**design.v**
```verilog
module fir_filter(
    input               		clk,
    input               		n_rst,
    input  		signed	[7:0] 	din,    
    output reg 	signed 	[7:0] 	dout 
);
localparam signed B0 = -24;
localparam signed B1 = -21;
localparam signed B2 =   0;
localparam signed B3 =  37;
localparam signed B4 =  80;
localparam signed B5 = 114;
localparam signed B6 = 127;
reg signed [7:0] din_d;
reg signed [7:0] din_d1;
reg signed [7:0] din_d2;
reg signed [7:0] din_d3;
reg signed [7:0] din_d4;
reg signed [7:0] din_d5;
reg signed [7:0] din_d6;
reg signed [7:0] din_d7;
reg signed [7:0] din_d8;
reg signed [7:0] din_d9;
reg signed [7:0] din_d10;
reg signed [7:0] din_d11;
reg signed [7:0] din_d12;
wire signed [8:0] sum_w0;
wire signed [8:0] sum_w1;
wire signed [8:0] sum_w2;
wire signed [8:0] sum_w3;
wire signed [8:0] sum_w4;
wire signed [8:0] sum_w5;
wire signed [8:0] sum_w6;
wire signed [16:0] mul_0;
wire signed [16:0] mul_1;
wire signed [16:0] mul_2;
wire signed [16:0] mul_3;
wire signed [16:0] mul_4;
wire signed [16:0] mul_5;
wire signed [16:0] mul_6;
reg signed [16:0] mul_0d;
reg signed [16:0] mul_1d;
reg signed [16:0] mul_2d;
reg signed [16:0] mul_3d;
reg signed [16:0] mul_4d;
reg signed [16:0] mul_5d;
reg signed [16:0] mul_6d;
wire signed [17:0] sum_w00;
wire signed [17:0] sum_w01;
wire signed [17:0] sum_w02;
wire signed [17:0] sum_w03;
reg signed [17:0] sum_w00d;
reg signed [17:0] sum_w01d;
reg signed [17:0] sum_w02d;
reg signed [17:0] sum_w03d;
wire signed [18:0] sum_w000;
wire signed [18:0] sum_w001;
wire signed [19:0] sum_all;
wire signed [7:0] sum_finish;
always @(posedge clk or negedge n_rst) begin
	if (!n_rst) begin 
		din_d <= 8'h0;
	end
	else begin 
		din_d <= din;
	end
end
always @(posedge clk or negedge n_rst) begin
    if (!n_rst) begin 
        dout <= 8'sd0;
	end
    else begin 
        dout <= sum_finish;
	end
end
always @(posedge clk or negedge n_rst) begin
    if (!n_rst) begin
        din_d1  <= 8'sd0; 
        din_d2  <= 8'sd0; 
        din_d3  <= 8'sd0; 
        din_d4  <= 8'sd0;
        din_d5  <= 8'sd0; 
        din_d6  <= 8'sd0; 
        din_d7  <= 8'sd0; 
        din_d8  <= 8'sd0;
        din_d9  <= 8'sd0; 
        din_d10 <= 8'sd0; 
        din_d11 <= 8'sd0; 
        din_d12 <= 8'sd0;
    end else begin
        din_d1  <= din_d;
        din_d2  <= din_d1;
        din_d3  <= din_d2;
        din_d4  <= din_d3;
        din_d5  <= din_d4;
        din_d6  <= din_d5;
        din_d7  <= din_d6;
        din_d8  <= din_d7;
        din_d9  <= din_d8;
        din_d10 <= din_d9;
        din_d11 <= din_d10;
        din_d12 <= din_d11;
    end
end
assign sum_w0 = $signed(din_d) + $signed(din_d12);
assign sum_w1 = $signed(din_d1) + $signed(din_d11);
assign sum_w2 = $signed(din_d2) + $signed(din_d10);
assign sum_w3 = $signed(din_d3) + $signed(din_d9);
assign sum_w4 = $signed(din_d4) + $signed(din_d8);
assign sum_w5 = $signed(din_d5) + $signed(din_d7);
assign sum_w6 = {din_d6[7], din_d6};   
assign mul_0 = $signed(B0) * $signed(sum_w0);
assign mul_1 = $signed(B1) * $signed(sum_w1);
assign mul_2 = $signed(B2) * $signed(sum_w2);
assign mul_3 = $signed(B3) * $signed(sum_w3);
assign mul_4 = $signed(B4) * $signed(sum_w4);
assign mul_5 = $signed(B5) * $signed(sum_w5);
assign mul_6 = $signed(B6) * $signed(sum_w6);
always @(posedge clk or negedge n_rst) begin
    if (!n_rst) begin 
        mul_0d <= 17'sd0;
        mul_1d <= 17'sd0;
        mul_2d <= 17'sd0;
        mul_3d <= 17'sd0;
        mul_4d <= 17'sd0;
        mul_5d <= 17'sd0;
        mul_6d <= 17'sd0;
    end 
	else begin 
        mul_0d <= mul_0;
        mul_1d <= mul_1;
        mul_2d <= mul_2;
        mul_3d <= mul_3;
        mul_4d <= mul_4;
        mul_5d <= mul_5;
        mul_6d <= mul_6;
    end
end
assign sum_w00 = $signed(mul_0d) + $signed(mul_1d); 
assign sum_w01 = $signed(mul_2d) + $signed(mul_3d); 
assign sum_w02 = $signed(mul_4d) + $signed(mul_5d);
assign sum_w03 = $signed(mul_6d);
always @(posedge clk or negedge n_rst) begin
    if (!n_rst) begin
        sum_w00d <= 18'sd0;
        sum_w01d <= 18'sd0;
        sum_w02d <= 18'sd0;
        sum_w03d <= 18'sd0;
    end 
	else begin
        sum_w00d <= sum_w00;
        sum_w01d <= sum_w01;
        sum_w02d <= sum_w02;
        sum_w03d <= sum_w03;
    end
end
assign sum_w000 = $signed(sum_w00d) + $signed(sum_w01d); 
assign sum_w001 = $signed(sum_w02d) + $signed(sum_w03d);
assign sum_all = $signed(sum_w000) + $signed(sum_w001);
assign sum_finish =	((sum_all[19]) && (sum_all[18:16] != 3'b111))? 8'h81 : 
 					((!sum_all[19]) && (sum_all[18:16] != 3'b000))? 8'h7F : sum_all[16:9];
endmodule
```
**run.sh**
```bash
#!/bin/bash
# the make line also repeats each setting of config.mk as NAME=value (left out here)
make -C /OpenROAD-flow-scripts/flow DESIGN_CONFIG=/design/flow/config.mk WORK_HOME=/design/flow/orfs CLKGATE_MAP_FILE= finish
```
**config.mk**
```make
export PLATFORM = sky130hd
export DESIGN_NAME = fir_filter
export DESIGN_NICKNAME = fir_filter
export VERILOG_FILES = /design/flow/design.v
export SDC_FILE = /design/flow/constraint.sdc
export NUM_CORES = 4
export LEC_CHECK = 0
export ABC_AREA = 1
export CAP_MARGIN = 20
export CORE_MARGIN = 2
export CORE_UTILIZATION = 70
export CTS_CLUSTER_SIZE = 49
export PLACE_DENSITY_LB_ADDON = 0.14
export SETUP_SLACK_MARGIN = 1.26
export SLEW_MARGIN = 20
```
**constraint.sdc**
```tcl
create_clock -name core_clock -period 4.26 [get_ports {clk}]
set_input_delay 0.8520 -clock core_clock [delete_from_list [all_inputs] [get_ports {clk}]]
set_output_delay 0.8520 -clock core_clock [all_outputs]
set_load 0.01 [all_outputs]
```
==> results of run 1 <==
## repair_timing
| item | in CTS |
|---|---|
| hold buffers | 0 |
| setup buffers | 90 |
| endpoints found under the setup margin | 63 |
| pin swaps | 168 |
| gates resized | 265 |
## per-stage QoR
| stage | area, sq um | worst slack, ns | hold WS, ns | std cells |
|---|---|---|---|---|
| floorplan | 17820 | -0.2250 | 0.3312 | 1628 |
| global placement | 19050 | -0.2373 | 0.3315 | 2050 |
| detailed placement | 19050 | -0.3338 | 0.3347 | 2050 |
| CTS | 22020 | -0.3038 | 0.3475 | 2187 |
==> impl_results.html, run 1 <==
<h2>Implementation results</h2>
<table>
<tr><th>Metric</th><th>Value</th></tr>
<tr><th colspan="2">Logic synthesis</th></tr>
<tr><td>Cell taking the most area after synthesis</td><td>sky130_fd_sc_hd__dfrtp_1</td></tr>
<tr><td>Multiplexer share of the synthesized area</td><td>0%</td></tr>
<tr><td>Share of synthesized registers carrying an async set or reset</td><td>100.0%</td></tr>
<tr><td>Synthesized instance count</td><td>1628</td></tr>
<tr><td>Fraction of the mapped netlist area in compound gates</td><td>7.154%</td></tr>
<tr><td>Most instantiated library cell after synthesis</td><td>sky130_fd_sc_hd__inv_1</td></tr>
<tr><td>Syn Nets</td><td>1999</td></tr>
<tr><td>Yosys synthesis warning count</td><td>1</td></tr>
<tr><td>Share of the synthesized area in the top cell type</td><td>39.28%</td></tr>
<tr><td>Adders+Majority by Area</td><td>30.72%</td></tr>
<tr><td>Xor/xnor share</td><td>6.892%</td></tr>
<tr><td>Mean Syn Cell Area</td><td>10.29 sq um</td></tr>
<tr><td>Yosys stat cell total</td><td>1628</td></tr>
<tr><td>Commonest cells post-synth</td><td>300 x sky130_fd_sc_hd__inv_1, 277 x sky130_fd_sc_hd__ha_1, 263 x sky130_fd_sc_hd__dfrtp_1, 217 x sky130_fd_sc_hd__nand2_1, 117 x sky130_fd_sc_hd__a21oi_1</td></tr>
<tr><td>Total of flip-flops plus latches after synthesis</td><td>263</td></tr>
<tr><td>Yosys stat chip area</td><td>0.01676 sq mm</td></tr>
<tr><td>Sequential area share after synthesis</td><td>39.28%</td></tr>
<tr><td>Dominant synthesized flop cell</td><td>sky130_fd_sc_hd__dfrtp_1</td></tr>
<tr><td>Synth Cell Area</td><td>0.01676 sq mm</td></tr>
<tr><td>Simple-Gate Area Share</td><td>9.170%</td></tr>
<tr><td>Post-synthesis cell type count</td><td>38</td></tr>
<tr><td>Count of library flops with an enable pin</td><td>0</td></tr>
<tr><td>Top non-seq family</td><td>adder cells</td></tr>
<tr><td>Largest cells by area</td><td>sky130_fd_sc_hd__dfrtp_1 39%, sky130_fd_sc_hd__ha_1 21%, sky130_fd_sc_hd__fa_1 10%</td></tr>
<tr><th colspan="2">Outcome</th></tr>
<tr><td>Outcome</td><td>aborted with a tool error</td></tr>
<tr><td>Last flow stage reached</td><td>global routing</td></tr>
<tr><td>Tool error message</td><td>[ERROR DPL-0038] Utilization greater than 100%, impossible to legalize</td></tr>
<tr><th colspan="2">Floorplan</th></tr>
<tr><td>Die x size</td><td>158.7 microns</td></tr>
<tr><td>I/O pins</td><td>18</td></tr>
<tr><td>Placeable core area</td><td>0.02347 sq mm</td></tr>
<tr><td>Chip Height</td><td>158.7 microns</td></tr>
<tr><td>Die area</td><td>0.02519 sq mm</td></tr>
<tr><td>Starting density of the core</td><td>71.39%</td></tr>
<tr><td>Std-Cell Rows</td><td>56</td></tr>
<tr><th colspan="2">CTS</th></tr>
<tr><td>Clock root buffer master</td><td>sky130_fd_sc_hd__clkbuf_16</td></tr>
<tr><td># H-tree levels</td><td>1</td></tr>
<tr><td>Num CTS Buffers</td><td>27</td></tr>
<tr><td>Worst-case clock buffer depth</td><td>3</td></tr>
<tr><td>Num Clock Sinks</td><td>263</td></tr>
<tr><th colspan="2">Placed design</th></tr>
<tr><td>Count of buffers inserted at the top-level ports</td><td>17</td></tr>
<tr><td>Final Wtd Congestion</td><td>0.9206</td></tr>
<tr><td>HPWL after detailed placement</td><td>28270 microns</td></tr>
</table>
==> run 2, diff against run 1 <==
- CORE_UTILIZATION: 70 -> 72
- CTS_CLUSTER_SIZE: 49 -> not set
- PLACE_DENSITY_LB_ADDON: 0.14 -> 0.28
- SETUP_SLACK_MARGIN: 1.26 -> -0.34
- clock period: 4.26 -> 4.59 ns (I/O delays scaled with it)
==> run 2 against run 1 <==
The layout now fails its checks (setup timing). Synthesized cell count is the same. Die size shrank 2.7%. Synthesized area is the same.
==> impl_results.html, run 2 <==
<h3>Run summary</h3>
<table>
<tr><th>Metric</th><th>Value</th></tr>
<tr><th colspan="2">Outcome</th></tr>
<tr><td>Outcome</td><td>finished with violations</td></tr>
<tr><td>Violated checks</td><td>setup timing</td></tr>
<tr><th colspan="2">Placed design</th></tr>
<tr><td>Final Wtd Congestion</td><td>0.8941 (-2.9%)</td></tr>
<tr><td>Count of buffers inserted at the top-level ports</td><td>17 (unchanged)</td></tr>
<tr><td>Minimum setup slack after placement</td><td>-0.4487 ns (-0.1149 ns)</td></tr>
<tr><td>Instance area at placement</td><td>0.01766 sq mm (-7.3%)</td></tr>
<tr><td>HPWL after detailed placement</td><td>26430 microns (-6.5%)</td></tr>
<tr><td>Cell Count Post-Placement</td><td>1976 (-3.6%)</td></tr>
<tr><th colspan="2">Logic synthesis</th></tr>
<tr><td>Yosys synthesis warning count</td><td>1 (unchanged)</td></tr>
<tr><td>Yosys stat chip area</td><td>0.01676 sq mm (unchanged)</td></tr>
<tr><td>Yosys stat cell total</td><td>1628 (unchanged)</td></tr>
<tr><td>Post-synthesis cell type count</td><td>38 (unchanged)</td></tr>
<tr><td>Mean Syn Cell Area</td><td>10.29 sq um (unchanged)</td></tr>
<tr><td>Share of synthesized registers carrying an async set or reset</td><td>100.0% (unchanged)</td></tr>
<tr><td>Fraction of the mapped netlist area in compound gates</td><td>7.154% (unchanged)</td></tr>
<tr><td>Most instantiated library cell after synthesis</td><td>sky130_fd_sc_hd__inv_1</td></tr>
<tr><td>Sequential area share after synthesis</td><td>39.28% (unchanged)</td></tr>
<tr><td>Synth Cell Area</td><td>0.01676 sq mm (unchanged)</td></tr>
<tr><td>Cell taking the most area after synthesis</td><td>sky130_fd_sc_hd__dfrtp_1</td></tr>
<tr><td>Count of library flops with an enable pin</td><td>0 (unchanged)</td></tr>
<tr><td>Simple-Gate Area Share</td><td>9.170% (unchanged)</td></tr>
<tr><td>Share of the synthesized area in the top cell type</td><td>39.28% (unchanged)</td></tr>
<tr><td>Multiplexer share of the synthesized area</td><td>0% (unchanged)</td></tr>
<tr><td>Dominant synthesized flop cell</td><td>sky130_fd_sc_hd__dfrtp_1</td></tr>
<tr><td>Synthesized instance count</td><td>1628 (unchanged)</td></tr>
<tr><td>Largest cells by area</td><td>sky130_fd_sc_hd__dfrtp_1 39%, sky130_fd_sc_hd__ha_1 21%, sky130_fd_sc_hd__fa_1 10%</td></tr>
<tr><td>Xor/xnor share</td><td>6.892% (unchanged)</td></tr>
<tr><td>Total of flip-flops plus latches after synthesis</td><td>263 (unchanged)</td></tr>
<tr><td>Commonest cells post-synth</td><td>300 x sky130_fd_sc_hd__inv_1, 277 x sky130_fd_sc_hd__ha_1, 263 x sky130_fd_sc_hd__dfrtp_1, 217 x sky130_fd_sc_hd__nand2_1, 117 x sky130_fd_sc_hd__a21oi_1</td></tr>
<tr><td>Adders+Majority by Area</td><td>30.72% (unchanged)</td></tr>
<tr><td>Syn Nets</td><td>1999 (unchanged)</td></tr>
<tr><td>Top non-seq family</td><td>adder cells</td></tr>
<tr><th colspan="2">Global routing</th></tr>
<tr><td>Antenna violations before repair</td><td>0</td></tr>
<tr><td>Maximum number of pins on one net before global-route repair</td><td>125</td></tr>
<tr><td>GRT Overall Usage</td><td>30.90%</td></tr>
<tr><td>Wire length of the first global-routing pass</td><td>59070 microns</td></tr>
<tr><td>Via count of the first global-routing pass</td><td>12208</td></tr>
<tr><td>Global-route congestion overflow total</td><td>0</td></tr>
<tr><th colspan="2">Final layout</th></tr>
<tr><td>Logic area</td><td>0.009271 sq mm</td></tr>
<tr><td>Footprint of the flip-flops and latches</td><td>0.006583 sq mm</td></tr>
<tr><td>Number of fill cells in the layout</td><td>1150</td></tr>
<tr><td>Count of non-filler cells in the finished layout</td><td>2034</td></tr>
<tr><td>Net count of the finished layout</td><td>2100</td></tr>
<tr><td>Post-Layout Inst Area</td><td>0.01888 sq mm</td></tr>
<tr><td>Layout area overhead</td><td>12.69%</td></tr>
<tr><th colspan="2">Floorplan</th></tr>
<tr><td>Std-Cell Rows</td><td>55 (-1.8%)</td></tr>
<tr><td>Starting density of the core</td><td>73.79% (+2.4 points)</td></tr>
<tr><td>I/O pins</td><td>18 (unchanged)</td></tr>
<tr><td>Die area</td><td>0.02451 sq mm (-2.7%)</td></tr>
<tr><td>Chip Height</td><td>156.6 microns (-1.4%)</td></tr>
<tr><td>Die x size</td><td>156.6 microns (-1.4%)</td></tr>
<tr><td>Placeable core area</td><td>0.02271 sq mm (-3.3%)</td></tr>
<tr><th colspan="2">Worst setup path</th></tr>
<tr><td>Start of the worst register-to-register path</td><td>din_d1[1]</td></tr>
<tr><td>Kind of start point of the critical path</td><td>flip-flop</td></tr>
<tr><td>Reg2reg path depth</td><td>23</td></tr>
<tr><td>CP Buf/Inv Count</td><td>5</td></tr>
<tr><td>CP Data Required Time</td><td>5.06 ns</td></tr>
<tr><td>Worst Path Max Fanout</td><td>4</td></tr>
<tr><td>Worst path max stage delay</td><td>0.51 ns</td></tr>
<tr><td>R2r setup slk</td><td>-0.57 ns</td></tr>
<tr><td>Standard cell with the maximum stage delay on the critical path</td><td>sky130_fd_sc_hd__fa_1</td></tr>
<tr><td>Crit path DAT</td><td>5.64 ns</td></tr>
<tr><td>Worst setup path start</td><td>din_d1[1]</td></tr>
<tr><td>CP top delay family</td><td>adder cells</td></tr>
<tr><td>Cell mode on critical path</td><td>sky130_fd_sc_hd__ha_1</td></tr>
<tr><td>Crit path to</td><td>mul_1d[14]</td></tr>
<tr><td>Worst reg2reg path endpoint</td><td>mul_1d[14]</td></tr>
<tr><td>Critical path depth in cells</td><td>23</td></tr>
<tr><td>Start-to-end type of the worst setup path</td><td>reg2reg</td></tr>
<tr><td>Cell chain of the critical path</td><td>ha_1, a21oi_2, nand2_2, a21oi_1, o21bai_1, a21oi_1, o21bai_1, xor2_1, inv_2, buf_4, buf_4, ha_1, ha_1, inv_1, fa_1, inv_1, ha_1, ha_1, nand2_1, nor2_1, nand3_1, o2111ai_1, xnor2_1</td></tr>
<tr><td>CP Capture Type</td><td>flip-flop</td></tr>
<tr><th colspan="2">Worst hold path</th></tr>
<tr><td>Path category of the worst min-delay check</td><td>reg2reg</td></tr>
<tr><td>Hold path startpoint</td><td>mul_6d[13]</td></tr>
<tr><td>Worst min-delay path endpoint</td><td>sum_w03d[13]</td></tr>
<tr><td>Hold-critical path depth</td><td>0</td></tr>
<tr><th colspan="2">Final timing</th></tr>
<tr><td>Hold Violations, Final</td><td>0</td></tr>
<tr><td>Slew @ Worst Pin</td><td>0.9487 ns</td></tr>
<tr><td>Worst Slack Setup Final</td><td>-0.5735 ns</td></tr>
<tr><td>Clock period minus worst slack</td><td>5.163 ns</td></tr>
<tr><td>Number of failing setup endpoints in the final timing report</td><td>21</td></tr>
<tr><td>Clock skew</td><td>0.01852 ns</td></tr>
<tr><td>Highest Clock Rate</td><td>0.1937 GHz</td></tr>
<tr><td>Worst slew margin</td><td>36.75%</td></tr>
<tr><td>Final period utilization</td><td>112.5%</td></tr>
<tr><td>Pins Over Slew Limit</td><td>0</td></tr>
<tr><td>Setup total negative slack</td><td>-3.662 ns</td></tr>
<tr><th colspan="2">CTS</th></tr>
<tr><td>Clock transition at the registers of the reported paths</td><td>0.08 ns</td></tr>
<tr><td>Num Clock Sinks</td><td>263 (unchanged)</td></tr>
<tr><td>Num CTS Buffers</td><td>27 (unchanged)</td></tr>
<tr><td># H-tree levels</td><td>1 (unchanged)</td></tr>
<tr><td>Clock root buffer master</td><td>sky130_fd_sc_hd__clkbuf_16</td></tr>
<tr><td>Worst-case clock buffer depth</td><td>3 (unchanged)</td></tr>
<tr><td>Insertion delay of the later-clocked pin in the worst-skew pair</td><td>0.56 ns</td></tr>
<tr><td>TritonCTS clock tree</td><td>done</td></tr>
<tr><th colspan="2">Drt</th></tr>
<tr><td>Number of vias in the routed layout</td><td>12077</td></tr>
<tr><td>Drt initial violations</td><td>789</td></tr>
<tr><td>DRT Wirelength</td><td>40800 microns</td></tr>
<tr><td>Antenna viol nets, final</td><td>0</td></tr>
<tr><td>Pre-Repair DR Iteration Count</td><td>6</td></tr>
<tr><td>Number of inserted diodes</td><td>0</td></tr>
<tr><td>DR vias/cell</td><td>5.938</td></tr>
<tr><td>Average wire length per cell after detail routing</td><td>20.06 microns</td></tr>
<tr><td>Number of DRC violations after detailed routing</td><td>0</td></tr>
<tr><th colspan="2">Flow run</th></tr>
<tr><td>OpenROAD warning count</td><td>43</td></tr>
<tr><td>Count of maximum capacitance violations</td><td>0</td></tr>
</table>
run 2: what timing repair did:
action	CTS	global route
hold buffers	0	0
pin swaps	1	15
setup buffers	1	8
setup endpoints to repair	5	17
hold endpoints to repair	0	0
resized	9	39
run 2: routing by layer:
layer	vias to the layer above	share of wire (%)	global-route usage (%)
met5	-	0	0
met4	0	5.5	10.18
met3	189	5.1	3.711
met2	523	50	55.57
met1	5907	39	39.07
li1	5458	-	-
run 2: final cells by class:
| cell class | count | area share (%) |
|---|---|---|
| clock inverter | 14 | 0.9343 |
| clock buffer | 35 | 3.949 |
| sequential | 263 | 34.86 |
| tap | 285 | 1.888 |
| timing repair buffer | 72 | 3.247 |
| inverter | 303 | 6.023 |
| multi-input combinational | 1062 | 49.10 |
run 2: through the flow:
| step | util (%) | hold slack (ns) |
|---|---|---|
| 2_1_floorplan | - | 0.3312 |
| 3_3_place_gp | 77.78 | 0.3314 |
| 3_5_place_dp | 77.78 | 0.3347 |
| 4_1_cts | 82.09 | 0.3408 |
| 5_1_grt | 83.15 | 0.3460 |
| 6_report | 83.15 | 0.3401 |
==> run 3, diff against run 2 <==
- ABC_AREA: 1 -> not set
- CTS_CLUSTER_DIAMETER: not set -> 337
- CTS_CLUSTER_SIZE: not set -> 98
- PLACE_DENSITY: not set -> 0.39
- PLACE_DENSITY_LB_ADDON: 0.28 -> not set
- SETUP_SLACK_MARGIN: -0.34 -> not set
- clock period: 4.59 -> 2.99 ns (I/O delays scaled with it)
==> run 3 against run 2 <==
The run now fails in global routing. Synthesized area fell by 4.3%. Synthesized cell count fell by 15%. Die size is 4.2% lower.
==> impl_results.html, run 3 <==
<h2>Implementation results</h2>
<table>
<tr><th>Metric</th><th>Value</th></tr>
<tr><th colspan="2">Logic synthesis</th></tr>
<tr><td>Simple-Gate Area Share</td><td>4.236% (-4.9 points)</td></tr>
<tr><td>Total of flip-flops plus latches after synthesis</td><td>263 (unchanged)</td></tr>
<tr><td>Post-synthesis cell type count</td><td>47 (+24%)</td></tr>
<tr><td>Share of the synthesized area in the top cell type</td><td>41.03% (+1.8 points)</td></tr>
<tr><td>Syn Nets</td><td>1753 (-12%)</td></tr>
<tr><td>Mean Syn Cell Area</td><td>11.61 sq um (+13%)</td></tr>
<tr><td>Xor/xnor share</td><td>6.771% (-0.12 points)</td></tr>
<tr><td>Adders+Majority by Area</td><td>32.09% (+1.4 points)</td></tr>
<tr><td>Commonest cells post-synth</td><td>277 x sky130_fd_sc_hd__ha_1, 263 x sky130_fd_sc_hd__dfrtp_1, 255 x sky130_fd_sc_hd__inv_1, 91 x sky130_fd_sc_hd__xnor2_1, 86 x sky130_fd_sc_hd__a21oi_1</td></tr>
<tr><td>Synth Cell Area</td><td>0.01604 sq mm (-4.3%)</td></tr>
<tr><td>Top non-seq family</td><td>adder cells</td></tr>
<tr><td>Sequential area share after synthesis</td><td>41.03% (+1.8 points)</td></tr>
<tr><td>Yosys stat cell total</td><td>1382 (-15%)</td></tr>
<tr><td>Share of synthesized registers carrying an async set or reset</td><td>100.0% (unchanged)</td></tr>
<tr><td>Yosys stat chip area</td><td>0.01604 sq mm (-4.3%)</td></tr>
<tr><td>Dominant synthesized flop cell</td><td>sky130_fd_sc_hd__dfrtp_1</td></tr>
<tr><td>Yosys synthesis warning count</td><td>1 (unchanged)</td></tr>
<tr><td>Multiplexer share of the synthesized area</td><td>0.2262% (+0.23 points)</td></tr>
<tr><td>Cell taking the most area after synthesis</td><td>sky130_fd_sc_hd__dfrtp_1</td></tr>
<tr><td>Largest cells by area</td><td>sky130_fd_sc_hd__dfrtp_1 41%, sky130_fd_sc_hd__ha_1 22%, sky130_fd_sc_hd__fa_1 10%</td></tr>
<tr><td>Fraction of the mapped netlist area in compound gates</td><td>9.680% (+2.5 points)</td></tr>
<tr><td>Synthesized instance count</td><td>1382 (-15%)</td></tr>
<tr><td>Most instantiated library cell after synthesis</td><td>sky130_fd_sc_hd__ha_1</td></tr>
<tr><td>Count of library flops with an enable pin</td><td>0 (unchanged)</td></tr>
<tr><th colspan="2">CTS</th></tr>
<tr><td># H-tree levels</td><td>1 (unchanged)</td></tr>
<tr><td>Worst-case clock buffer depth</td><td>3 (unchanged)</td></tr>
<tr><td>Num CTS Buffers</td><td>6 (-78%)</td></tr>
<tr><td>Clock root buffer master</td><td>sky130_fd_sc_hd__clkbuf_16</td></tr>
<tr><td>Num Clock Sinks</td><td>263 (unchanged)</td></tr>
<tr><th colspan="2">Outcome</th></tr>
<tr><td>Tool error message</td><td>[ERROR DPL-0038] Utilization greater than 100%, impossible to legalize</td></tr>
<tr><td>Outcome</td><td>aborted with a tool error</td></tr>
<tr><td>Last flow stage reached</td><td>global routing</td></tr>
<tr><th colspan="2">Floorplan</th></tr>
<tr><td>Placeable core area</td><td>0.02182 sq mm (-3.9%)</td></tr>
<tr><td>I/O pins</td><td>18 (unchanged)</td></tr>
<tr><td>Starting density of the core</td><td>73.50% (-0.28 points)</td></tr>
<tr><td>Std-Cell Rows</td><td>54 (-1.8%)</td></tr>
<tr><td>Die area</td><td>0.02349 sq mm (-4.2%)</td></tr>
<tr><td>Die x size</td><td>153.3 microns (-2.1%)</td></tr>
<tr><td>Chip Height</td><td>153.3 microns (-2.1%)</td></tr>
<tr><th colspan="2">Placed design</th></tr>
<tr><td>Cell Count Post-Placement</td><td>1974 (-0.10%)</td></tr>
<tr><td>HPWL after detailed placement</td><td>30020 microns (+14%)</td></tr>
<tr><td>Count of buffers inserted at the top-level ports</td><td>17 (unchanged)</td></tr>
<tr><td>Final Wtd Congestion</td><td>0.8808 (-1.5%)</td></tr>
<tr><td>Minimum setup slack after placement</td><td>-1.948 ns (-1.500 ns)</td></tr>
</table>
==> run 3: timing repair <==
action,CTS
pin swaps,161
buffers inserted,79
gates resized,187
endpoints found under the hold margin,1
hold buffers,1
setup endpoints to repair,64
==> run 3: stage by stage <==
| step | hold WS [ns] | area (sq um) | util, % |
|---|---|---|---|
| detailed placement | 0.3347 | 19600 | 89.79 |
| floorplan | 0.3024 | 16830 | - |
| CTS | 0.3513 | 21380 | 97.96 |
| global placement | 0.3313 | 19600 | 89.79 |
==> run 4, diff against run 3 <==
- ABC_AREA: not set -> 1
- CORE_UTILIZATION: 72 -> 71
- CTS_CLUSTER_DIAMETER: 337 -> not set
- CTS_CLUSTER_SIZE: 98 -> 15
- PLACE_DENSITY: 0.39 -> not set
- PLACE_DENSITY_LB_ADDON: not set -> 0.15
- SETUP_SLACK_MARGIN: not set -> 0.79
- clock period: 2.99 -> 4.17 ns (I/O delays scaled with it)
==> run 4 against run 3 <==
Synthesized cell count grew 18%. Synthesized area grew 4.5%. Die size increased by 5.8%. The flow again stops in global routing.
==> impl_results.html, run 4 <==
<h2>Implementation results</h2>
<table>
<tr><th>Metric</th><th>Value</th></tr>
<tr><th colspan="2">Outcome</th></tr>
<tr><td>Outcome</td><td>aborted with a tool error</td></tr>
<tr><td>Last flow stage reached</td><td>global routing</td></tr>
<tr><td>Tool error message</td><td>[ERROR DPL-0038] Utilization greater than 100%, impossible to legalize</td></tr>
<tr><th colspan="2">Floorplan</th></tr>
<tr><td>Starting density of the core</td><td>71.81% (-1.7 points)</td></tr>
<tr><td>Die area</td><td>0.02485 sq mm (+5.8%)</td></tr>
<tr><td>Chip Height</td><td>157.6 microns (+2.8%)</td></tr>
<tr><td>Std-Cell Rows</td><td>56 (+3.7%)</td></tr>
<tr><td>Die x size</td><td>157.6 microns (+2.8%)</td></tr>
<tr><td>Placeable core area</td><td>0.02333 sq mm (+6.9%)</td></tr>
<tr><td>I/O pins</td><td>18 (unchanged)</td></tr>
<tr><th colspan="2">Logic synthesis</th></tr>
<tr><td>Xor/xnor share</td><td>6.892% (+0.12 points)</td></tr>
<tr><td>Yosys stat cell total</td><td>1628 (+18%)</td></tr>
<tr><td>Cell taking the most area after synthesis</td><td>sky130_fd_sc_hd__dfrtp_1</td></tr>
<tr><td>Fraction of the mapped netlist area in compound gates</td><td>7.154% (-2.5 points)</td></tr>
<tr><td>Top non-seq family</td><td>adder cells</td></tr>
<tr><td>Count of library flops with an enable pin</td><td>0 (unchanged)</td></tr>
<tr><td>Mean Syn Cell Area</td><td>10.29 sq um (-11%)</td></tr>
<tr><td>Yosys stat chip area</td><td>0.01676 sq mm (+4.5%)</td></tr>
<tr><td>Post-synthesis cell type count</td><td>38 (-19%)</td></tr>
<tr><td>Sequential area share after synthesis</td><td>39.28% (-1.8 points)</td></tr>
<tr><td>Yosys synthesis warning count</td><td>1 (unchanged)</td></tr>
<tr><td>Share of synthesized registers carrying an async set or reset</td><td>100.0% (unchanged)</td></tr>
<tr><td>Simple-Gate Area Share</td><td>9.170% (+4.9 points)</td></tr>
<tr><td>Most instantiated library cell after synthesis</td><td>sky130_fd_sc_hd__inv_1</td></tr>
<tr><td>Total of flip-flops plus latches after synthesis</td><td>263 (unchanged)</td></tr>
<tr><td>Syn Nets</td><td>1999 (+14%)</td></tr>
<tr><td>Dominant synthesized flop cell</td><td>sky130_fd_sc_hd__dfrtp_1</td></tr>
<tr><td>Adders+Majority by Area</td><td>30.72% (-1.4 points)</td></tr>
<tr><td>Commonest cells post-synth</td><td>300 x sky130_fd_sc_hd__inv_1, 277 x sky130_fd_sc_hd__ha_1, 263 x sky130_fd_sc_hd__dfrtp_1, 217 x sky130_fd_sc_hd__nand2_1, 117 x sky130_fd_sc_hd__a21oi_1</td></tr>
<tr><td>Multiplexer share of the synthesized area</td><td>0% (-0.23 points)</td></tr>
<tr><td>Synth Cell Area</td><td>0.01676 sq mm (+4.5%)</td></tr>
<tr><td>Largest cells by area</td><td>sky130_fd_sc_hd__dfrtp_1 39%, sky130_fd_sc_hd__ha_1 21%, sky130_fd_sc_hd__fa_1 10%</td></tr>
<tr><td>Share of the synthesized area in the top cell type</td><td>39.28% (-1.8 points)</td></tr>
<tr><td>Synthesized instance count</td><td>1628 (+18%)</td></tr>
<tr><th colspan="2">Placed design</th></tr>
<tr><td>HPWL after detailed placement</td><td>29330 microns (-2.3%)</td></tr>
<tr><td>Count of buffers inserted at the top-level ports</td><td>17 (unchanged)</td></tr>
<tr><td>Minimum setup slack after placement</td><td>-0.5628 ns (+1.385 ns)</td></tr>
<tr><td>Final Wtd Congestion</td><td>0.9030 (+2.5%)</td></tr>
<tr><td>Cell Count Post-Placement</td><td>2072 (+5.0%)</td></tr>
<tr><th colspan="2">CTS</th></tr>
<tr><td>Num CTS Buffers</td><td>28 (+22)</td></tr>
<tr><td>Clock root buffer master</td><td>sky130_fd_sc_hd__clkbuf_16</td></tr>
<tr><td># H-tree levels</td><td>1 (unchanged)</td></tr>
<tr><td>Num Clock Sinks</td><td>263 (unchanged)</td></tr>
<tr><td>Worst-case clock buffer depth</td><td>3 (unchanged)</td></tr>
<tr><td>Cts hold-fix bufs</td><td>0 (-1)</td></tr>
</table>
-- run 4: metrics by stage --
step                      cell area (sq um)  util, %  setup TNS (ns)
after floorplan                       17680        -         -0.7887
after global placement                19090    81.81          -1.622
after detailed placement              19090    81.81          -4.269
after CTS                             22250    95.37          -2.501
-- run 4: timing repair --
item / 4_1_cts
pin swaps: 192
gates resized: 282
endpoints found under the setup margin: 58
setup buffers: 97
==> run 5, diff against run 4 <==
- CELL_PAD_IN_SITES_DETAIL_PLACEMENT: not set -> 0
- CORE_UTILIZATION: 71 -> 72
- CTS_CLUSTER_DIAMETER: not set -> 191
- CTS_CLUSTER_SIZE: 15 -> 40
- GPL_ROUTABILITY_DRIVEN: not set -> 0
- GPL_TIMING_DRIVEN: not set -> 1
- MIN_ROUTING_LAYER: not set -> met1
- PLACE_DENSITY_LB_ADDON: 0.15 -> 0.16
- SETUP_SLACK_MARGIN: 0.79 -> not set
- SLEW_MARGIN: 20 -> 40
- TNS_END_PERCENT: not set -> 80
- clock period: 4.17 -> 3.62 ns (I/O delays scaled with it)
==> run 5 against run 4 <==
The flow again stops in global routing. Die size down 1.4%. Synthesized cell count unchanged. Synthesized area unchanged.
==> impl_results.html, run 5 <==
<h2>Implementation results</h2>
<table>
<tr><th>Metric</th><th>Value</th></tr>
<tr><th colspan="2">Placed design</th></tr>
<tr><td>Count of buffers inserted at the top-level ports</td><td>17 (unchanged)</td></tr>
<tr><td>Instance area at placement</td><td>0.01980 sq mm (+3.7%)</td></tr>
<tr><td>Cell Count Post-Placement</td><td>2156 (+4.1%)</td></tr>
<tr><td>HPWL after detailed placement</td><td>33030 microns (+13%)</td></tr>
<tr><th colspan="2">Logic synthesis</th></tr>
<tr><td>Xor/xnor share</td><td>6.892% (unchanged)</td></tr>
<tr><td>Post-synthesis cell type count</td><td>38 (unchanged)</td></tr>
<tr><td>Sequential area share after synthesis</td><td>39.28% (unchanged)</td></tr>
<tr><td>Yosys stat chip area</td><td>0.01676 sq mm (unchanged)</td></tr>
<tr><td>Most instantiated library cell after synthesis</td><td>sky130_fd_sc_hd__inv_1</td></tr>
<tr><td>Simple-Gate Area Share</td><td>9.170% (unchanged)</td></tr>
<tr><td>Yosys synthesis warning count</td><td>1 (unchanged)</td></tr>
<tr><td>Dominant synthesized flop cell</td><td>sky130_fd_sc_hd__dfrtp_1</td></tr>
<tr><td>Share of synthesized registers carrying an async set or reset</td><td>100.0% (unchanged)</td></tr>
<tr><td>Cell taking the most area after synthesis</td><td>sky130_fd_sc_hd__dfrtp_1</td></tr>
<tr><td>Fraction of the mapped netlist area in compound gates</td><td>7.154% (unchanged)</td></tr>
<tr><td>Multiplexer share of the synthesized area</td><td>0% (unchanged)</td></tr>
<tr><td>Adders+Majority by Area</td><td>30.72% (unchanged)</td></tr>
<tr><td>Top non-seq family</td><td>adder cells</td></tr>
<tr><td>Synth Cell Area</td><td>0.01676 sq mm (unchanged)</td></tr>
<tr><td>Synthesized instance count</td><td>1628 (unchanged)</td></tr>
<tr><td>Mean Syn Cell Area</td><td>10.29 sq um (unchanged)</td></tr>
<tr><td>Largest cells by area</td><td>sky130_fd_sc_hd__dfrtp_1 39%, sky130_fd_sc_hd__ha_1 21%, sky130_fd_sc_hd__fa_1 10%</td></tr>
<tr><td>Share of the synthesized area in the top cell type</td><td>39.28% (unchanged)</td></tr>
<tr><td>Syn Nets</td><td>1999 (unchanged)</td></tr>
<tr><td>Commonest cells post-synth</td><td>300 x sky130_fd_sc_hd__inv_1, 277 x sky130_fd_sc_hd__ha_1, 263 x sky130_fd_sc_hd__dfrtp_1, 217 x sky130_fd_sc_hd__nand2_1, 117 x sky130_fd_sc_hd__a21oi_1</td></tr>
<tr><td>Yosys stat cell total</td><td>1628 (unchanged)</td></tr>
<tr><td>Count of library flops with an enable pin</td><td>0 (unchanged)</td></tr>
<tr><td>Total of flip-flops plus latches after synthesis</td><td>263 (unchanged)</td></tr>
<tr><th colspan="2">CTS</th></tr>
<tr><td>Cts hold-fix bufs</td><td>0 (unchanged)</td></tr>
<tr><td># H-tree levels</td><td>1 (unchanged)</td></tr>
<tr><td>Num CTS Buffers</td><td>10 (-64%)</td></tr>
<tr><td>Worst-case clock buffer depth</td><td>3 (unchanged)</td></tr>
<tr><td>Num Clock Sinks</td><td>263 (unchanged)</td></tr>
<tr><td>Clock root buffer master</td><td>sky130_fd_sc_hd__clkbuf_16</td></tr>
<tr><th colspan="2">Outcome</th></tr>
<tr><td>Tool error message</td><td>[ERROR GRT-0116] Global routing finished with congestion. Check the congestion regions in the DRC Viewer.</td></tr>
<tr><td>Last flow stage reached</td><td>global routing</td></tr>
<tr><td>Outcome</td><td>aborted with a tool error</td></tr>
<tr><th colspan="2">Global routing</th></tr>
<tr><td>GRT Overall Usage</td><td>55.52%</td></tr>
<tr><td>Global-route congestion overflow total</td><td>3</td></tr>
<tr><th colspan="2">Floorplan</th></tr>
<tr><td>I/O pins</td><td>18 (unchanged)</td></tr>
<tr><td>Die x size</td><td>156.6 microns (-0.68%)</td></tr>
<tr><td>Die area</td><td>0.02451 sq mm (-1.4%)</td></tr>
<tr><td>Starting density of the core</td><td>73.79% (+2.0 points)</td></tr>
<tr><td>Std-Cell Rows</td><td>55 (-1.8%)</td></tr>
<tr><td>Placeable core area</td><td>0.02271 sq mm (-2.7%)</td></tr>
<tr><td>Chip Height</td><td>156.6 microns (-0.68%)</td></tr>
</table>
## run 5: layer usage
layer  overflow  track usage, %
met5          0           2.899
met4          1           55.70
met3          0           24.12
met2          2           83.57
met1          0           56.42
## run 5: repair_timing
| action | 4_1_cts |
|---|---|
| cloned | 0 |
| endpoints found under the setup margin | 49 |
| buffers inserted | 53 |
| pin swaps | 155 |
| resized | 176 |
## run 5: per-stage QoR
stage / util, % / setup slack, ns
4_1_cts: 94.04 / -1.029
3_5_place_dp: 87.17 / -1.234
3_3_place_gp: 87.17 / -0.8955
2_1_floorplan: - / -0.8660
==> run 6, diff against run 5 <==
- CELL_PAD_IN_SITES_DETAIL_PLACEMENT: 0 -> not set
- CORE_ASPECT_RATIO: not set -> 0.69
- CTS_CLUSTER_DIAMETER: 191 -> 393
- CTS_CLUSTER_SIZE: 40 -> 98
- GPL_ROUTABILITY_DRIVEN: 0 -> not set
- GPL_TIMING_DRIVEN: 1 -> not set
- MIN_ROUTING_LAYER: met1 -> not set
- PLACE_DENSITY_LB_ADDON: 0.16 -> not set
- SLEW_MARGIN: 40 -> 20
- TNS_END_PERCENT: 80 -> not set
- clock period: 3.62 -> 3.57 ns (I/O delays scaled with it)
==> run 6 against run 5 <==
The flow again stops in global routing. Die size barely moved. Synthesized area did not move. Synthesized cell count did not move.
==> impl_results.html, run 6 <==
<h2>Implementation results</h2>
<table>
<tr><th>Metric</th><th>Value</th></tr>
<tr><th colspan="2">CTS</th></tr>
<tr><td>Cts hold-fix bufs</td><td>0 (unchanged)</td></tr>
<tr><td>Num Clock Sinks</td><td>263 (unchanged)</td></tr>
<tr><td>Worst-case clock buffer depth</td><td>3 (unchanged)</td></tr>
<tr><td>Clock root buffer master</td><td>sky130_fd_sc_hd__clkbuf_16</td></tr>
<tr><td>Num CTS Buffers</td><td>6 (-4)</td></tr>
<tr><td># H-tree levels</td><td>1 (unchanged)</td></tr>
<tr><th colspan="2">Outcome</th></tr>
<tr><td>Last flow stage reached</td><td>global routing</td></tr>
<tr><td>Outcome</td><td>aborted with a tool error</td></tr>
<tr><td>Tool error message</td><td>[ERROR DPL-0038] Utilization greater than 100%, impossible to legalize</td></tr>
<tr><th colspan="2">Floorplan</th></tr>
<tr><td>Chip Height</td><td>130.7 microns (-16%)</td></tr>
<tr><td>I/O pins</td><td>18 (unchanged)</td></tr>
<tr><td>Die area</td><td>0.02453 sq mm (about the same)</td></tr>
<tr><td>Std-Cell Rows</td><td>46 (-16%)</td></tr>
<tr><td>Die x size</td><td>187.7 microns (+20%)</td></tr>
<tr><td>Starting density of the core</td><td>73.15% (-0.64 points)</td></tr>
<tr><td>Placeable core area</td><td>0.02291 sq mm (+0.87%)</td></tr>
<tr><th colspan="2">Logic synthesis</th></tr>
<tr><td>Synthesized instance count</td><td>1628 (unchanged)</td></tr>
<tr><td>Cell taking the most area after synthesis</td><td>sky130_fd_sc_hd__dfrtp_1</td></tr>
<tr><td>Yosys stat chip area</td><td>0.01676 sq mm (unchanged)</td></tr>
<tr><td>Syn Nets</td><td>1999 (unchanged)</td></tr>
<tr><td>Yosys synthesis warning count</td><td>1 (unchanged)</td></tr>
<tr><td>Simple-Gate Area Share</td><td>9.170% (unchanged)</td></tr>
<tr><td>Adders+Majority by Area</td><td>30.72% (unchanged)</td></tr>
<tr><td>Top non-seq family</td><td>adder cells</td></tr>
<tr><td>Xor/xnor share</td><td>6.892% (unchanged)</td></tr>
<tr><td>Post-synthesis cell type count</td><td>38 (unchanged)</td></tr>
<tr><td>Sequential area share after synthesis</td><td>39.28% (unchanged)</td></tr>
<tr><td>Largest cells by area</td><td>sky130_fd_sc_hd__dfrtp_1 39%, sky130_fd_sc_hd__ha_1 21%, sky130_fd_sc_hd__fa_1 10%</td></tr>
<tr><td>Total of flip-flops plus latches after synthesis</td><td>263 (unchanged)</td></tr>
<tr><td>Fraction of the mapped netlist area in compound gates</td><td>7.154% (unchanged)</td></tr>
<tr><td>Share of synthesized registers carrying an async set or reset</td><td>100.0% (unchanged)</td></tr>
<tr><td>Yosys stat cell total</td><td>1628 (unchanged)</td></tr>
<tr><td>Count of library flops with an enable pin</td><td>0 (unchanged)</td></tr>
<tr><td>Share of the synthesized area in the top cell type</td><td>39.28% (unchanged)</td></tr>
<tr><td>Most instantiated library cell after synthesis</td><td>sky130_fd_sc_hd__inv_1</td></tr>
<tr><td>Mean Syn Cell Area</td><td>10.29 sq um (unchanged)</td></tr>
<tr><td>Multiplexer share of the synthesized area</td><td>0% (unchanged)</td></tr>
<tr><td>Commonest cells post-synth</td><td>300 x sky130_fd_sc_hd__inv_1, 277 x sky130_fd_sc_hd__ha_1, 263 x sky130_fd_sc_hd__dfrtp_1, 217 x sky130_fd_sc_hd__nand2_1, 117 x sky130_fd_sc_hd__a21oi_1</td></tr>
<tr><td>Dominant synthesized flop cell</td><td>sky130_fd_sc_hd__dfrtp_1</td></tr>
<tr><td>Synth Cell Area</td><td>0.01676 sq mm (unchanged)</td></tr>
<tr><th colspan="2">Placed design</th></tr>
<tr><td>HPWL after detailed placement</td><td>33240 microns (+0.63%)</td></tr>
<tr><td>Count of buffers inserted at the top-level ports</td><td>17 (unchanged)</td></tr>
<tr><td>Minimum setup slack after placement</td><td>-1.119 ns (+0.1152 ns)</td></tr>
<tr><td>Final Wtd Congestion</td><td>0.8881</td></tr>
</table>
-- run 6: what timing repair did --
| action | CTS |
|---|---|
| endpoints found under the setup margin | 54 |
| buffers inserted | 64 |
| pin swaps | 184 |
| resized | 247 |
| cloned | 0 |
-- run 6: stage by stage --
stage          cells  cell area [sq um]  util (%)  setup TNS (ns)
4_1_cts         2285              21980     95.97          -23.50
3_5_place_dp    2222              20170     88.04          -25.90
2_1_floorplan   1628              17590         -          -8.419
3_3_place_gp    2222              20170     88.04          -18.77
==> run 7, diff against run 6 <==
- CORE_ASPECT_RATIO: 0.69 -> not set
- CORE_UTILIZATION: 72 -> 70
- CTS_CLUSTER_DIAMETER: 393 -> 206
- CTS_CLUSTER_SIZE: 98 -> not set
- PLACE_DENSITY: not set -> 0.35
- clock period: 3.57 -> 3.44 ns (I/O delays scaled with it)
==> run 7 against run 6 <==
The run again fails in global routing. Synthesized area is the same. Die size grew 2.7%. Synthesized cell count is the same.
==> impl_results.html, run 7 <==
<h2>Implementation results</h2>
<table>
<tr><th>Metric</th><th>Value</th></tr>
<tr><th colspan="2">Outcome</th></tr>
<tr><td>Outcome</td><td>aborted with a tool error</td></tr>
<tr><td>Last flow stage reached</td><td>global routing</td></tr>
<tr><td>Tool error message</td><td>[ERROR GRT-0116] Global routing finished with congestion. Check the congestion regions in the DRC Viewer.</td></tr>
<tr><th colspan="2">CTS</th></tr>
<tr><td>Cts hold-fix bufs</td><td>0 (unchanged)</td></tr>
<tr><td>Num CTS Buffers</td><td>27 (+21)</td></tr>
<tr><td>Clock root buffer master</td><td>sky130_fd_sc_hd__clkbuf_16</td></tr>
<tr><td>Worst-case clock buffer depth</td><td>3 (unchanged)</td></tr>
<tr><td>Num Clock Sinks</td><td>263 (unchanged)</td></tr>
<tr><td># H-tree levels</td><td>1 (unchanged)</td></tr>
<tr><th colspan="2">Logic synthesis</th></tr>
<tr><td>Fraction of the mapped netlist area in compound gates</td><td>7.154% (unchanged)</td></tr>
<tr><td>Multiplexer share of the synthesized area</td><td>0% (unchanged)</td></tr>
<tr><td>Xor/xnor share</td><td>6.892% (unchanged)</td></tr>
<tr><td>Syn Nets</td><td>1999 (unchanged)</td></tr>
<tr><td>Top non-seq family</td><td>adder cells</td></tr>
<tr><td>Adders+Majority by Area</td><td>30.72% (unchanged)</td></tr>
<tr><td>Largest cells by area</td><td>sky130_fd_sc_hd__dfrtp_1 39%, sky130_fd_sc_hd__ha_1 21%, sky130_fd_sc_hd__fa_1 10%</td></tr>
<tr><td>Sequential area share after synthesis</td><td>39.28% (unchanged)</td></tr>
<tr><td>Dominant synthesized flop cell</td><td>sky130_fd_sc_hd__dfrtp_1</td></tr>
<tr><td>Post-synthesis cell type count</td><td>38 (unchanged)</td></tr>
<tr><td>Share of synthesized registers carrying an async set or reset</td><td>100.0% (unchanged)</td></tr>
<tr><td>Count of library flops with an enable pin</td><td>0 (unchanged)</td></tr>
<tr><td>Total of flip-flops plus latches after synthesis</td><td>263 (unchanged)</td></tr>
<tr><td>Simple-Gate Area Share</td><td>9.170% (unchanged)</td></tr>
<tr><td>Most instantiated library cell after synthesis</td><td>sky130_fd_sc_hd__inv_1</td></tr>
<tr><td>Mean Syn Cell Area</td><td>10.29 sq um (unchanged)</td></tr>
<tr><td>Yosys synthesis warning count</td><td>1 (unchanged)</td></tr>
<tr><td>Yosys stat chip area</td><td>0.01676 sq mm (unchanged)</td></tr>
<tr><td>Synth Cell Area</td><td>0.01676 sq mm (unchanged)</td></tr>
<tr><td>Cell taking the most area after synthesis</td><td>sky130_fd_sc_hd__dfrtp_1</td></tr>
<tr><td>Yosys stat cell total</td><td>1628 (unchanged)</td></tr>
<tr><td>Commonest cells post-synth</td><td>300 x sky130_fd_sc_hd__inv_1, 277 x sky130_fd_sc_hd__ha_1, 263 x sky130_fd_sc_hd__dfrtp_1, 217 x sky130_fd_sc_hd__nand2_1, 117 x sky130_fd_sc_hd__a21oi_1</td></tr>
<tr><td>Share of the synthesized area in the top cell type</td><td>39.28% (unchanged)</td></tr>
<tr><td>Synthesized instance count</td><td>1628 (unchanged)</td></tr>
<tr><th colspan="2">Placed design</th></tr>
<tr><td>Cell Count Post-Placement</td><td>2241 (+0.86%)</td></tr>
<tr><td>Instance area at placement</td><td>0.02031 sq mm (+0.72%)</td></tr>
<tr><td>Count of buffers inserted at the top-level ports</td><td>17 (unchanged)</td></tr>
<tr><td>Final Wtd Congestion</td><td>0.8823 (-0.65%)</td></tr>
<tr><td>Minimum setup slack after placement</td><td>-1.220 ns (-0.1014 ns)</td></tr>
<tr><td>HPWL after detailed placement</td><td>32590 microns (-2.0%)</td></tr>
<tr><th colspan="2">Floorplan</th></tr>
<tr><td>Die x size</td><td>158.7 microns (-15%)</td></tr>
<tr><td>Chip Height</td><td>158.7 microns (+21%)</td></tr>
<tr><td>Placeable core area</td><td>0.02347 sq mm (+2.5%)</td></tr>
<tr><td>I/O pins</td><td>18 (unchanged)</td></tr>
<tr><td>Starting density of the core</td><td>71.39% (-1.8 points)</td></tr>
<tr><td>Die area</td><td>0.02519 sq mm (+2.7%)</td></tr>
<tr><td>Std-Cell Rows</td><td>56 (+22%)</td></tr>
<tr><th colspan="2">Global routing</th></tr>
<tr><td>Global-route congestion overflow total</td><td>7</td></tr>
<tr><td>GRT Overall Usage</td><td>67.64%</td></tr>
</table>
[run 7: repair_timing]
item                                   4_1_cts
setup endpoints to repair                   57
resized                                    276
pin swaps                                  179
setup buffers                               64
endpoints found under the hold margin        0
[run 7: metal layers]
| layer | global-route usage (%) | GRT overflow |
|---|---|---|
| met2 | 91.09 | 0 |
| met5 | 3.557 | 0 |
| met1 | 68.52 | 0 |
| met4 | 72.64 | 7 |
| met3 | 40.80 | 0 |
==> run 8, diff against run 7 <==
- CORE_UTILIZATION: 70 -> 72
- CTS_CLUSTER_DIAMETER: 206 -> not set
- CTS_CLUSTER_SIZE: not set -> 14
- PLACE_DENSITY: 0.35 -> not set
- PLACE_DENSITY_LB_ADDON: not set -> 0.15
- SETUP_SLACK_MARGIN: not set -> 1.51
- clock period: 3.44 -> 5.54 ns (I/O delays scaled with it)
==> run 8 against run 7 <==
The run now finishes clean. Synthesized area stayed put. Synthesized cell count stayed put. Die size decreased by 2.7%.
==> impl_results.html, run 8 <==
<h3>Run summary</h3>
<table>
<tr><th>Metric</th><th>Value</th></tr>
<tr><th colspan="2">Outcome</th></tr>
<tr><td>Outcome</td><td>finished clean</td></tr>
<tr><th colspan="2">Global routing</th></tr>
<tr><td>GRT Overall Usage</td><td>34.60%</td></tr>
<tr><td>Global-route congestion overflow total</td><td>0</td></tr>
<tr><td>Via count of the first global-routing pass</td><td>12934</td></tr>
<tr><td>Maximum number of pins on one net before global-route repair</td><td>129</td></tr>
<tr><td>Antenna violations before repair</td><td>1</td></tr>
<tr><td>Wire length of the first global-routing pass</td><td>65190 microns</td></tr>
<tr><th colspan="2">CTS</th></tr>
<tr><td>TritonCTS clock tree</td><td>done</td></tr>
<tr><td>Num Clock Sinks</td><td>263 (unchanged)</td></tr>
<tr><td>Clock transition at the registers of the reported paths</td><td>0.07 ns</td></tr>
<tr><td># H-tree levels</td><td>1 (unchanged)</td></tr>
<tr><td>Clock root buffer master</td><td>sky130_fd_sc_hd__clkbuf_16</td></tr>
<tr><td>Worst-case clock buffer depth</td><td>3 (unchanged)</td></tr>
<tr><td>Num CTS Buffers</td><td>27 (unchanged)</td></tr>
<tr><td>Insertion delay of the later-clocked pin in the worst-skew pair</td><td>0.59 ns</td></tr>
<tr><th colspan="2">Drt</th></tr>
<tr><td>Top layer in use</td><td>met4</td></tr>
<tr><td>Number of DRC violations after detailed routing</td><td>0</td></tr>
<tr><td>Pre-Repair DR Iteration Count</td><td>10</td></tr>
<tr><td>Routed met2 length</td><td>27840 microns</td></tr>
<tr><td>DRT Wirelength</td><td>61660 microns</td></tr>
<tr><td>Drt initial violations</td><td>1891</td></tr>
<tr><td>Average wire length per cell after detail routing</td><td>29.40 microns</td></tr>
<tr><td>Antenna viol nets, final</td><td>0</td></tr>
<tr><td>Met3 wirelength from detailed routing</td><td>6981 microns</td></tr>
<tr><td>DR vias/cell</td><td>6.979</td></tr>
<tr><td>Metal1 wirelength</td><td>19270 microns</td></tr>
<tr><td>Number of vias in the routed layout</td><td>14636</td></tr>
<tr><th colspan="2">Final layout</th></tr>
<tr><td>Net count of the finished layout</td><td>2161</td></tr>
<tr><td>Layout area overhead</td><td>26.75%</td></tr>
<tr><th colspan="2">Floorplan</th></tr>
<tr><td>Chip Height</td><td>156.6 microns (-1.4%)</td></tr>
<tr><td>I/O pins</td><td>18 (unchanged)</td></tr>
<tr><td>Die x size</td><td>156.6 microns (-1.4%)</td></tr>
<tr><td>Std-Cell Rows</td><td>55 (-1.8%)</td></tr>
<tr><td>Die area</td><td>0.02451 sq mm (-2.7%)</td></tr>
<tr><td>Starting density of the core</td><td>73.79% (+2.4 points)</td></tr>
<tr><td>Placeable core area</td><td>0.02271 sq mm (-3.3%)</td></tr>
<tr><th colspan="2">Worst setup path</th></tr>
<tr><td>Reg2reg path depth</td><td>21</td></tr>
<tr><td>Crit path DAT</td><td>5.64 ns</td></tr>
<tr><td>Crit path to</td><td>mul_1d[13]</td></tr>
<tr><td>Kind of start point of the critical path</td><td>flip-flop</td></tr>
<tr><td>CP Capture Type</td><td>flip-flop</td></tr>
<tr><td>CP top delay family</td><td>adder cells</td></tr>
<tr><td>Start of the worst register-to-register path</td><td>din_d11[0]</td></tr>
<tr><td>Worst reg2reg path endpoint</td><td>mul_1d[13]</td></tr>
<tr><td>Worst setup path start</td><td>din_d11[0]</td></tr>
<tr><td>Worst path max stage delay</td><td>0.56 ns</td></tr>
<tr><td>Critical path depth in cells</td><td>21</td></tr>
<tr><td>R2r setup slk</td><td>0.40 ns</td></tr>
<tr><td>CP Data Required Time</td><td>6.03 ns</td></tr>
<tr><td>Cell chain of the critical path</td><td>ha_4, fa_2, a21oi_2, o21bai_2, xor2_1, inv_2, ha_4, ha_1, fa_1, inv_1, fa_1, inv_1, ha_1, a21oi_4, o21ai_4, a21oi_2, o21ai_2, nand2_1, nand2_1, a21oi_2, xnor2_1</td></tr>
<tr><td>CP Buf/Inv Count</td><td>3</td></tr>
<tr><td>Standard cell with the maximum stage delay on the critical path</td><td>sky130_fd_sc_hd__fa_1</td></tr>
<tr><td>Worst Path Max Fanout</td><td>3</td></tr>
<tr><td>Start-to-end type of the worst setup path</td><td>reg2reg</td></tr>
<tr><td>Cell mode on critical path</td><td>sky130_fd_sc_hd__a21oi_2</td></tr>
<tr><th colspan="2">Final timing</th></tr>
<tr><td>Final period utilization</td><td>92.80%</td></tr>
<tr><td>Highest Clock Rate</td><td>0.1945 GHz</td></tr>
<tr><td>Hold Violations, Final</td><td>0</td></tr>
<tr><td>Number of failing setup endpoints in the final timing report</td><td>0</td></tr>
<tr><td>Unrepaired setup endpoints after global routing</td><td>true</td></tr>
<tr><td>Setup total negative slack</td><td>0 ns</td></tr>
<tr><td>Clock skew</td><td>0.02987 ns</td></tr>
<tr><td>Slew @ Worst Pin</td><td>1.034 ns</td></tr>
<tr><td>Pins Over Slew Limit</td><td>0</td></tr>
<tr><td>Worst slew margin</td><td>31.09%</td></tr>
<tr><td>Clock period minus worst slack</td><td>5.141 ns</td></tr>
<tr><th colspan="2">Logic synthesis</th></tr>
<tr><td>Multiplexer share of the synthesized area</td><td>0% (unchanged)</td></tr>
<tr><td>Dominant synthesized flop cell</td><td>sky130_fd_sc_hd__dfrtp_1</td></tr>
<tr><td>Xor/xnor share</td><td>6.892% (unchanged)</td></tr>
<tr><td>Fraction of the mapped netlist area in compound gates</td><td>7.154% (unchanged)</td></tr>
<tr><td>Commonest cells post-synth</td><td>300 x sky130_fd_sc_hd__inv_1, 277 x sky130_fd_sc_hd__ha_1, 263 x sky130_fd_sc_hd__dfrtp_1, 217 x sky130_fd_sc_hd__nand2_1, 117 x sky130_fd_sc_hd__a21oi_1</td></tr>
<tr><td>Count of library flops with an enable pin</td><td>0 (unchanged)</td></tr>
<tr><td>Largest cells by area</td><td>sky130_fd_sc_hd__dfrtp_1 39%, sky130_fd_sc_hd__ha_1 21%, sky130_fd_sc_hd__fa_1 10%</td></tr>
<tr><td>Post-synthesis cell type count</td><td>38 (unchanged)</td></tr>
<tr><td>Simple-Gate Area Share</td><td>9.170% (unchanged)</td></tr>
<tr><td>Synth Cell Area</td><td>0.01676 sq mm (unchanged)</td></tr>
<tr><td>Sequential area share after synthesis</td><td>39.28% (unchanged)</td></tr>
<tr><td>Syn Nets</td><td>1999 (unchanged)</td></tr>
<tr><td>Share of the synthesized area in the top cell type</td><td>39.28% (unchanged)</td></tr>
<tr><td>Most instantiated library cell after synthesis</td><td>sky130_fd_sc_hd__inv_1</td></tr>
<tr><td>Yosys synthesis warning count</td><td>1 (unchanged)</td></tr>
<tr><td>Yosys stat cell total</td><td>1628 (unchanged)</td></tr>
<tr><td>Share of synthesized registers carrying an async set or reset</td><td>100.0% (unchanged)</td></tr>
<tr><td>Synthesized instance count</td><td>1628 (unchanged)</td></tr>
<tr><td>Cell taking the most area after synthesis</td><td>sky130_fd_sc_hd__dfrtp_1</td></tr>
<tr><td>Yosys stat chip area</td><td>0.01676 sq mm (unchanged)</td></tr>
<tr><td>Mean Syn Cell Area</td><td>10.29 sq um (unchanged)</td></tr>
<tr><td>Total of flip-flops plus latches after synthesis</td><td>263 (unchanged)</td></tr>
<tr><td>Top non-seq family</td><td>adder cells</td></tr>
<tr><td>Adders+Majority by Area</td><td>30.72% (unchanged)</td></tr>
<tr><th colspan="2">Placed design</th></tr>
<tr><td>Final Wtd Congestion</td><td>0.8730 (-1.1%)</td></tr>
<tr><td>Count of buffers inserted at the top-level ports</td><td>17 (unchanged)</td></tr>
<tr><td>HPWL after detailed placement</td><td>25880 microns (-21%)</td></tr>
<tr><th colspan="2">Worst hold path</th></tr>
<tr><td>Path category of the worst min-delay check</td><td>reg2reg</td></tr>
<tr><td>Hold-critical path depth</td><td>0</td></tr>
<tr><td>Hold path startpoint</td><td>mul_6d[8]</td></tr>
<tr><td>Worst min-delay path endpoint</td><td>sum_w03d[8]</td></tr>
<tr><th colspan="2">Flow run</th></tr>
<tr><td>Count of maximum capacitance violations</td><td>0</td></tr>
<tr><td>OpenROAD warning count</td><td>47</td></tr>
</table>
run 8: cell type report:
cell class / instances / area (sq um)
flip-flops and latches: 263 / 6588
clock buffers: 34 / 742.0
fillers: 559 / 1471
diodes: 1 / 2.502
multi-input cells: 1062 / 11040
clock inverters: 16 / 234.0
well taps: 285 / 356.6
inverters: 303 / 1144
repair buffers: 133 / 1127
run 8: layer usage:
layer  vias up  track usage (%)
met1      6902            42.69
met5         -                0
met2      1462            61.36
met3       706            5.234
met4         0            14.02
li1       5566                -
run 8: metrics by stage:
stage | instances | instance area, sq um | util (%) | hold WS [ns] | setup slack [ns]
final | 2097 | 21240 | 93.52 | 0.3450 | 0.3991
after global routing | 2096 | 21240 | 93.51 | 0.3500 | 0.2774
after CTS | 2043 | 19860 | 87.43 | 0.3381 | 1.057
after detailed placement | 1932 | 17650 | 77.71 | 0.3347 | 0.6610
after global placement | 1932 | 17650 | 77.71 | 0.3314 | 0.8354
after floorplan | 1628 | 17090 | - | 0.3312 | 1.052
run 8: what timing repair did:
action / CTS / global route
endpoints found under the setup margin: 37 / 41
endpoints found under the hold margin: 0 / 0
resized: 151 / 193
hold buffers: 0 / 0
setup buffers: 61 / 53
pin swaps: 120 / 125
